==> inputs of trial 31 <==
==> flow/design.v <==
module USER_PRJ1 #( parameter pADDR_WIDTH   = 12,
                   parameter pDATA_WIDTH   = 32
                 )
(
  output wire                        awready,
  output wire                        arready,
  output wire                        wready,
  output wire                        rvalid,
  output wire  [(pDATA_WIDTH-1) : 0] rdata,
  input  wire                        awvalid,
  input  wire                [11: 0] awaddr,
  input  wire                        arvalid,
  input  wire                [11: 0] araddr,
  input  wire                        wvalid,
  input  wire  [(pDATA_WIDTH-1) : 0] wdata,
  input  wire                        rready,
  input  wire                        ss_tvalid,
  input  wire  [(pDATA_WIDTH-1) : 0] ss_tdata,
  input  wire                        sm_tready,
  output wire                        ss_tready,
  output wire                        sm_tvalid,
  output wire  [(pDATA_WIDTH-1) : 0] sm_tdata,
  input  wire                        axi_clk,
  input  wire                        axi_reset_n
);
wire [3:0]  tap_WE;
wire        tap_EN;
wire [11:0] tap_A;
wire [31:0] tap_Di, tap_Do;
bram11 tap_ram(
    .clk(axi_clk),
    .we(|tap_WE),
    .re(tap_EN),
    .waddr(tap_A),
    .raddr(tap_A),
    .wdi(tap_Di),
    .rdo(tap_Do)
);
wire [3:0]  data_WE;
wire        data_EN;
wire [11:0] data_A;
wire [31:0] data_Di, data_Do;
bram11 data_ram(
    .clk(axi_clk),
    .we(|data_WE),
    .re(data_EN),
    .waddr(data_A),
    .raddr(data_A),
    .wdi(data_Di),
    .rdo(data_Do)
);
fir inst_fir(
    .awready(awready),
    .wready(wready),
    .awvalid(awvalid),
    .awaddr(awaddr),
    .wvalid(wvalid),
    .wdata(wdata),
    .arready(arready),
    .rready(rready),
    .arvalid(arvalid),
    .araddr(araddr),
    .rvalid(rvalid),
    .rdata(rdata),    
    .ss_tvalid(ss_tvalid), 
    .ss_tdata(ss_tdata), 
    .ss_tlast(1'b0),
    .ss_tready(ss_tready), 
    .sm_tready(sm_tready), 
    .sm_tvalid(sm_tvalid), 
    .sm_tdata(sm_tdata), 
    .tap_WE(tap_WE),
    .tap_EN(tap_EN),
    .tap_Di(tap_Di),
    .tap_A(tap_A),
    .tap_Do(tap_Do),
    .data_WE(data_WE),
    .data_EN(data_EN),
    .data_Di(data_Di),
    .data_A(data_A),
    .data_Do(data_Do),
    .axis_clk(axi_clk),
    .axis_rst_n(axi_reset_n)
);
endmodule  
module fir 
#(  parameter pADDR_WIDTH = 12,
    parameter pDATA_WIDTH = 32,
    parameter Tape_Num    = 10  
)
(
    output  wire                     awready,  
    output  wire                      wready,   
    input   wire                     awvalid,  
    input   wire [(pADDR_WIDTH-1):0] awaddr,   
    input   wire                     wvalid,  
    input   wire [(pDATA_WIDTH-1):0] wdata,   
    output  wire                     arready,  
    input   wire                     rready,  
    input   wire                     arvalid,  
    input   wire [(pADDR_WIDTH-1):0] araddr,  
    output  reg                      rvalid,  
    output  reg  [(pDATA_WIDTH-1):0] rdata,   
    input   wire                     ss_tvalid,  
    input   wire [(pDATA_WIDTH-1):0] ss_tdata,  
    input   wire                     ss_tlast,  
    output  reg                      ss_tready,  
    input   wire                     sm_tready,  
    output  reg                      sm_tvalid,  
    output  reg  [(pDATA_WIDTH-1):0] sm_tdata,  
    output  reg                      sm_tlast,  
    output  reg  [3:0]               tap_WE,
    output  wire                     tap_EN,
    output  reg  [(pDATA_WIDTH-1):0] tap_Di,
    output  wire   [(pADDR_WIDTH-1):0] tap_A,
    input   wire [(pDATA_WIDTH-1):0] tap_Do,
    output  reg  [3:0]               data_WE,
    output  wire                     data_EN,
    output  reg  [(pDATA_WIDTH-1):0] data_Di,
    output  wire [(pADDR_WIDTH-1):0] data_A,
    input   wire [(pDATA_WIDTH-1):0] data_Do,
    input   wire                     axis_clk,
    input   wire                     axis_rst_n
);
localparam S_RESET_RAM = 0;
localparam S_COMPUTE = 1;
localparam S_READY = 2;
localparam S_DONE = 3;
localparam S_FIN = 4;
localparam S_WAIT_START = 5;
reg ap_done_w, ap_done_r;
reg ap_idle_w, ap_idle_r;
reg ap_start_w, ap_start_r;
reg rvalid_w;
reg [(pDATA_WIDTH-1):0] rdata_w;
reg read_axil_wait_w, read_axil_wait_r;
reg tap_A_read, tap_A_write;
reg [(pDATA_WIDTH-1):0] data_len_w,data_len_r;
wire [31:0] addr_map_0_data;
reg [3:0] data_A_byte;
reg [3:0] state_w, state_r;
reg [3:0] data_addr_cnt_w, data_addr_cnt_r;
reg [3:0] data_addr_base_w, data_addr_base_r;
reg [(pDATA_WIDTH-1):0] res_w,res_r;
reg last_one_w, last_one_r;
wire [31:0] mac_result;
assign addr_map_0_data = {{29{1'b0}},ap_idle_r,ap_done_r,ap_start_r};
assign tap_EN = 1'b1;
assign data_EN = 1'b1;
assign tap_A =  tap_A_write ? awaddr-64 : 
                tap_A_read ? araddr-64 : data_addr_cnt_r;
assign wready = awvalid && wvalid;
assign awready = awvalid && wvalid;
assign data_A = data_A_byte;
assign arready = 1;
assign mac_result = $signed(res_r) + $signed($signed(data_Do) * $signed(tap_Do));
always @(*) begin
    state_w = state_r;
    case (state_r)
        S_RESET_RAM:begin
            if(data_addr_cnt_r == Tape_Num)begin
                state_w = S_WAIT_START;
            end
        end
        S_WAIT_START:begin
            if(ap_start_r)begin
                state_w = S_READY;
            end
        end
        S_READY:begin
            if(ss_tvalid)begin
                state_w = S_COMPUTE;
            end
        end
        S_COMPUTE:begin
            if(data_addr_cnt_r == Tape_Num+1)begin
                state_w = S_DONE;
            end
        end
        S_DONE:begin
            if(sm_tready)begin
                if(last_one_r) 
                    state_w = S_FIN;
                else
                    state_w = S_READY;
            end
        end
    endcase
end
always @(*) begin
    data_addr_cnt_w = data_addr_cnt_r;
    data_WE = 4'b0000;
    data_Di = 0;
    data_A_byte = 0;
    ap_done_w = ap_done_r;
    ap_idle_w = ap_idle_r;
    data_addr_base_w = data_addr_base_r;
    last_one_w = last_one_r;
    ss_tready = 0;
    sm_tvalid = 0;
    sm_tdata = 0;
    res_w = res_r;
    case (state_r)
        S_RESET_RAM:begin
            data_WE = 4'b1111;
            data_Di = 0;
            data_A_byte = data_addr_cnt_r;
            if (data_addr_cnt_r == Tape_Num)begin
                data_addr_cnt_w = data_addr_cnt_r;
                ap_idle_w = 0;
            end
            else begin
                data_addr_cnt_w = data_addr_cnt_r + 1;
            end
        end
        S_WAIT_START:begin
            data_addr_cnt_w = 0;
        end
        S_READY:begin
            ss_tready = 1;
            res_w = 0;
            if(ss_tvalid)begin
                data_Di = ss_tdata;
                data_WE = 4'b1111;
                data_A_byte = data_addr_base_r;
            end
        end
        S_COMPUTE:begin
            res_w = (data_addr_cnt_r == 0) ? res_r : mac_result;
            data_A_byte = (data_addr_base_r + data_addr_cnt_r > Tape_Num) ? 
                        data_addr_base_r + data_addr_cnt_r - Tape_Num - 1 : 
                        data_addr_base_r + data_addr_cnt_r;
            if(data_addr_cnt_r == Tape_Num+1)begin
                data_addr_cnt_w = 0;
                if(data_addr_base_r == 0)begin
                    data_addr_base_w = Tape_Num;
                end
                else begin
                    data_addr_base_w = data_addr_base_r - 1;
                end
                if(ss_tlast)begin
                    ap_done_w = 1;
                    ap_idle_w = 1;
                end
            end
            else begin
                data_addr_cnt_w = data_addr_cnt_r + 1;
            end
        end
        S_DONE:begin
            sm_tvalid = 1;
            sm_tdata = res_r;
            if(sm_tready)begin
                res_w = 0;
                last_one_w = ss_tlast;
            end
        end
        S_FIN:begin
        end
    endcase
end
always @(*) begin
    tap_A_write = 0;
    tap_Di = 0;
    tap_WE = 0;
    ap_start_w = 0;
    data_len_w = data_len_r;
    if(awvalid && wvalid)begin
        if(awaddr >= 64)begin
            tap_A_write = 1;
            tap_Di = wdata;
            tap_WE = 4'b1111;
        end
        else begin
            if (awaddr == 0)begin
                ap_start_w = 1;
            end
            else begin  
                data_len_w = wdata;
            end
        end
    end
end
always @(*) begin
    rvalid_w = 0;
    rdata_w = 0;
    read_axil_wait_w = 0;
    tap_A_read = 0;
    if(arvalid)begin
        if(araddr == 0)begin
            rdata_w = addr_map_0_data;
            rvalid_w = 1;
        end
        else begin
            if(read_axil_wait_r == 0) begin
                read_axil_wait_w = 1;
                tap_A_read = 1;
            end
            else begin
                rdata_w = tap_Do;
                rvalid_w = 1;
            end
        end
    end
end
always @(posedge axis_clk or negedge axis_rst_n) begin
    if(!axis_rst_n) begin
        ap_done_r <= 1'b0;
        ap_idle_r <= 1'b1;  
        ap_start_r <= 1'b0;
        rdata <= 0;
        rvalid <= 0;
        read_axil_wait_r <= 0;
        data_len_r <= 0;
        data_addr_cnt_r <= 0;
        state_r <= S_RESET_RAM;
        data_addr_base_r <= Tape_Num;
        res_r <= 0;
        last_one_r <= 0;
    end 
    else begin
        ap_done_r <= ap_done_w;
        ap_idle_r <= ap_idle_w;
        ap_start_r <= ap_start_w;
        rdata <= rdata_w;
        rvalid <= rvalid_w;
        read_axil_wait_r <= read_axil_wait_w;
        data_len_r <= data_len_w;
        data_addr_cnt_r <= data_addr_cnt_w;
        state_r <= state_w;
        data_addr_base_r <= data_addr_base_w;
        res_r <= res_w;
        last_one_r <= last_one_w;
    end
end
endmodule
module bram11 (clk, we, re, waddr, raddr, wdi, rdo);
    parameter ADDR_WIDTH = 12;
    parameter SIZE = 11;
    parameter BIT_WIDTH = 32;
    input                          clk;
    input                          we, re;
    input [ADDR_WIDTH-1:0]         waddr, raddr;
    input [BIT_WIDTH-1:0]          wdi;
    output reg [BIT_WIDTH-1:0]     rdo;
    reg [BIT_WIDTH-1:0] RAM [SIZE-1:0];
    wire [BIT_WIDTH-1:0] ram0 = RAM[0];
    wire [BIT_WIDTH-1:0] ram1 = RAM[1];
    wire [BIT_WIDTH-1:0] ram2 = RAM[2];
    wire [BIT_WIDTH-1:0] ram3 = RAM[3];
    wire [BIT_WIDTH-1:0] ram4 = RAM[4];
    wire [BIT_WIDTH-1:0] ram5 = RAM[5];
    wire [BIT_WIDTH-1:0] ram6 = RAM[6];
    wire [BIT_WIDTH-1:0] ram7 = RAM[7];
    wire [BIT_WIDTH-1:0] ram8 = RAM[8];
    wire [BIT_WIDTH-1:0] ram9 = RAM[9];
    wire [BIT_WIDTH-1:0] ram10 = RAM[10];
    always @(posedge clk)begin
        if(re) rdo <= RAM[raddr];
    end
    always @(posedge clk)begin
        if(we) RAM[waddr] <= wdi;
    end
endmodule
==> flow/run.sh <==
#!/bin/bash
# the make line also repeats each setting of config.mk as NAME=value (left out here)
make -C /OpenROAD-flow-scripts/flow DESIGN_CONFIG=/design/flow/config.mk WORK_HOME=/design/flow/orfs CLKGATE_MAP_FILE= finish
==> flow/config.mk <==
export PLATFORM = sky130hd
export DESIGN_NAME = USER_PRJ1
export DESIGN_NICKNAME = USER_PRJ1
export VERILOG_FILES = /design/flow/design.v
export SDC_FILE = /design/flow/constraint.sdc
export NUM_CORES = 4
export LEC_CHECK = 0
export CAP_MARGIN = 20
export CELL_PAD_IN_SITES_DETAIL_PLACEMENT = 1
export CELL_PAD_IN_SITES_GLOBAL_PLACEMENT = 2
export CORE_MARGIN = 2
export CORE_UTILIZATION = 30
export CTS_CLUSTER_SIZE = 20
export GPL_ROUTABILITY_DRIVEN = 0
export MAX_ROUTING_LAYER = met5
export MIN_ROUTING_LAYER = met1
export PLACE_DENSITY_LB_ADDON = 0.15
export SLEW_MARGIN = 20
export TNS_END_PERCENT = 10
==> flow/constraint.sdc <==
create_clock -name core_clock -period 5.48 [get_ports {axi_clk}]
set_input_delay 1.0960 -clock core_clock [delete_from_list [all_inputs] [get_ports {axi_clk}]]
set_output_delay 1.0960 -clock core_clock [all_outputs]
set_load 0.01 [all_outputs]
==> build 87: changes against trial 31 <==
Settings changed: ABC_AREA set to 1, CELL_PAD_IN_SITES_DETAIL_PLACEMENT 1 to not set, CELL_PAD_IN_SITES_GLOBAL_PLACEMENT 2 to not set, CORE_UTILIZATION 30 to 72, CTS_CLUSTER_SIZE 20 to 90, GPL_ROUTABILITY_DRIVEN 0 to not set, MAX_ROUTING_LAYER met5 to not set, MIN_ROUTING_LAYER met1 to not set, PLACE_DENSITY_LB_ADDON 0.15 to 0.2, TNS_END_PERCENT 10 to not set.
==> flow/constraint.sdc (replaced) <==
create_clock -name core_clock -period 4.77 [get_ports {axi_clk}]
set_input_delay 0.9540 -clock core_clock [delete_from_list [all_inputs] [get_ports {axi_clk}]]
set_output_delay 0.9540 -clock core_clock [all_outputs]
set_load 0.01 [all_outputs]
==> build 82: changes against trial 31 <==
Settings changed: CELL_PAD_IN_SITES_DETAIL_PLACEMENT 1 to not set, CELL_PAD_IN_SITES_GLOBAL_PLACEMENT 2 to not set, CORE_UTILIZATION 30 to 40, CTS_CLUSTER_SIZE 20 to not set, GPL_ROUTABILITY_DRIVEN 0 to not set, MAX_ROUTING_LAYER met5 to not set, MIN_ROUTING_LAYER met1 to not set, PLACE_DENSITY_LB_ADDON 0.15 to not set, TNS_END_PERCENT 10 to not set.
==> flow/constraint.sdc (replaced) <==
create_clock -name core_clock -period 9.0 [get_ports {axi_clk}]
set_input_delay 1.8000 -clock core_clock [delete_from_list [all_inputs] [get_ports {axi_clk}]]
set_output_delay 1.8000 -clock core_clock [all_outputs]
set_load 0.01 [all_outputs]
==> qor summary <==
quantity	build 82	build 87	trial 31
Reg-to-reg critical path startpoint	tap_ram.rdo[2]	tap_ram.rdo[6]	tap_ram.rdo[3]
Critical Path Max Stage Delay	1.08 ns	0.56 ns	0.54 ns
Total CTS buffers	86	84	99
Fraction of the mapped netlist area in simple logic gates	12.1%	20.3%	12.1%
Transition at the pin with the smallest max-transition slack	1.15 ns	1.13 ns	0.964 ns
Depth of the worst register-to-register path	26	26	27
Number of multi-input combinational cells in the layout	2441	3393	2441
Final Skew	0.0303 ns	0.0619 ns	0.0431 ns
Met1 track demand over resource in global routing	27.3%	51.6%	24.8%
Launch point of the critical path	tap_ram.rdo[2]	tap_ram.rdo[6]	tap_ram.rdo[3]
Endpoint arrival time on the critical path	8.99 ns	7.43 ns	7.64 ns
Crit path buf inv count	6	8	7
Result of the run	finished clean	finished with violations	finished with violations
Violated checks	-	setup timing	setup timing
Adder-cell share of the synthesized area	21.8%	20.7%	21.8%
Reg2reg setup slack	0.56 ns	-2.15 ns	-1.56 ns
Final-stage net count	4867	6678	5121
Final setup viols	0	25	22
Worst-case setup slack after placement	0.488 ns	-1.88 ns	-1.91 ns
Well Taps	1637	950	2189
Max layer used	met4	met5	met4
1st-pass router iterations	7	7	5
Utilization after layout	45.6%	87.4%	36.7%

========
==> run Y: inputs <==
Starts from the design.v that is shown in full above.
==> flow/config.mk <==
export PLATFORM = sky130hd
export DESIGN_NAME = USER_PRJ1
export DESIGN_NICKNAME = USER_PRJ1
export VERILOG_FILES = /design/flow/design.v
export SDC_FILE = /design/flow/constraint.sdc
export NUM_CORES = 4
export LEC_CHECK = 0
export ABC_AREA = 0
export CAP_MARGIN = 20
export CORE_MARGIN = 2
export CORE_UTILIZATION = 72
export CTS_CLUSTER_SIZE = 44
export PLACE_DENSITY = 0.36
export SLEW_MARGIN = 20
==> flow/constraint.sdc <==
create_clock -name core_clock -period 4.86 [get_ports {axi_clk}]
set_input_delay 0.9720 -clock core_clock [delete_from_list [all_inputs] [get_ports {axi_clk}]]
set_output_delay 0.9720 -clock core_clock [all_outputs]
set_load 0.01 [all_outputs]
run.sh (not shown) runs the stock make flow with config.mk's settings and CLKGATE_MAP_FILE=.
==> inputs of run R, as changes to run Y <==
Settings changed: ABC_AREA 0 to default, CORE_UTILIZATION 72 to 56, CTS_CLUSTER_SIZE 44 to default, PLACE_DENSITY 0.36 to default, SETUP_SLACK_MARGIN from default to 2.82.
==> flow/constraint.sdc (replaced) <==
create_clock -name core_clock -period 10.2 [get_ports {axi_clk}]
set_input_delay 2.0400 -clock core_clock [delete_from_list [all_inputs] [get_ports {axi_clk}]]
set_output_delay 2.0400 -clock core_clock [all_outputs]
set_load 0.01 [all_outputs]
==> inputs of run X, as changes to run Y <==
Settings changed: ABC_AREA 0 to default, CORE_UTILIZATION 72 to 65, CTS_CLUSTER_DIAMETER from default to 45, CTS_CLUSTER_SIZE 44 to default, HOLD_SLACK_MARGIN from default to -0.09, MAX_ROUTING_LAYER from default to met4, PLACE_DENSITY 0.36 to default, SETUP_SLACK_MARGIN from default to 2.82, TNS_END_PERCENT from default to 5.
==> flow/constraint.sdc (replaced) <==
create_clock -name core_clock -period 10.2 [get_ports {axi_clk}]
set_input_delay 2.0400 -clock core_clock [delete_from_list [all_inputs] [get_ports {axi_clk}]]
set_output_delay 2.0400 -clock core_clock [all_outputs]
set_load 0.01 [all_outputs]
==> notes <==
- Of run X and run Y, run Y has the higher final cell count (gap about 1.8%, measured against run Y).
- Run R completed with no timing, DRC or antenna violations. Run X finished with timing, DRC and antenna clean. Run Y produced a layout that fails on negative setup slack.
- The lowest utilization belongs to run R, the highest to run Y.
- Between run R and run Y, the lower design area is in run R (gap about 3%, measured against run Y).
- The highest hold slack belongs to run R, the lowest to run Y.
- Wire length: run X < run Y < run R.
==> figures <==
item	run X	run Y	run R
Highest fanout seen on the critical path	7	8	8
Number of global-route vias before repair	33100	36000	32900
Flop2flop setup slack	2700 ps	-2240 ps	2990 ps
Share of the core filled with cells in the final layout	74.4%	85.8%	64.7%
Starting density of the core	65.5%	72.5%	56.3%
Maximum frequency from static timing analysis	133 MHz	141 MHz	139 MHz
Largest net degree at the start of global routing	196	96	196
Number of buffer and inverter stages on the critical path	8	6	8
Layout buffering overhead excluding clock cells	4.96%	8.39%	5.79%
Final area over synthesized area	1.136x	1.184x	1.150x
Die x size	280 um	267 um	302 um
Wire length on met1	49500 um	46800 um	54100 um
Tmin final	7500 ps	7100 ps	7210 ps
Status	finished clean	complete, but fails checks	finished clean
Layout check failures	-	negative setup slack	-
Layout net count	4908	5112	4923
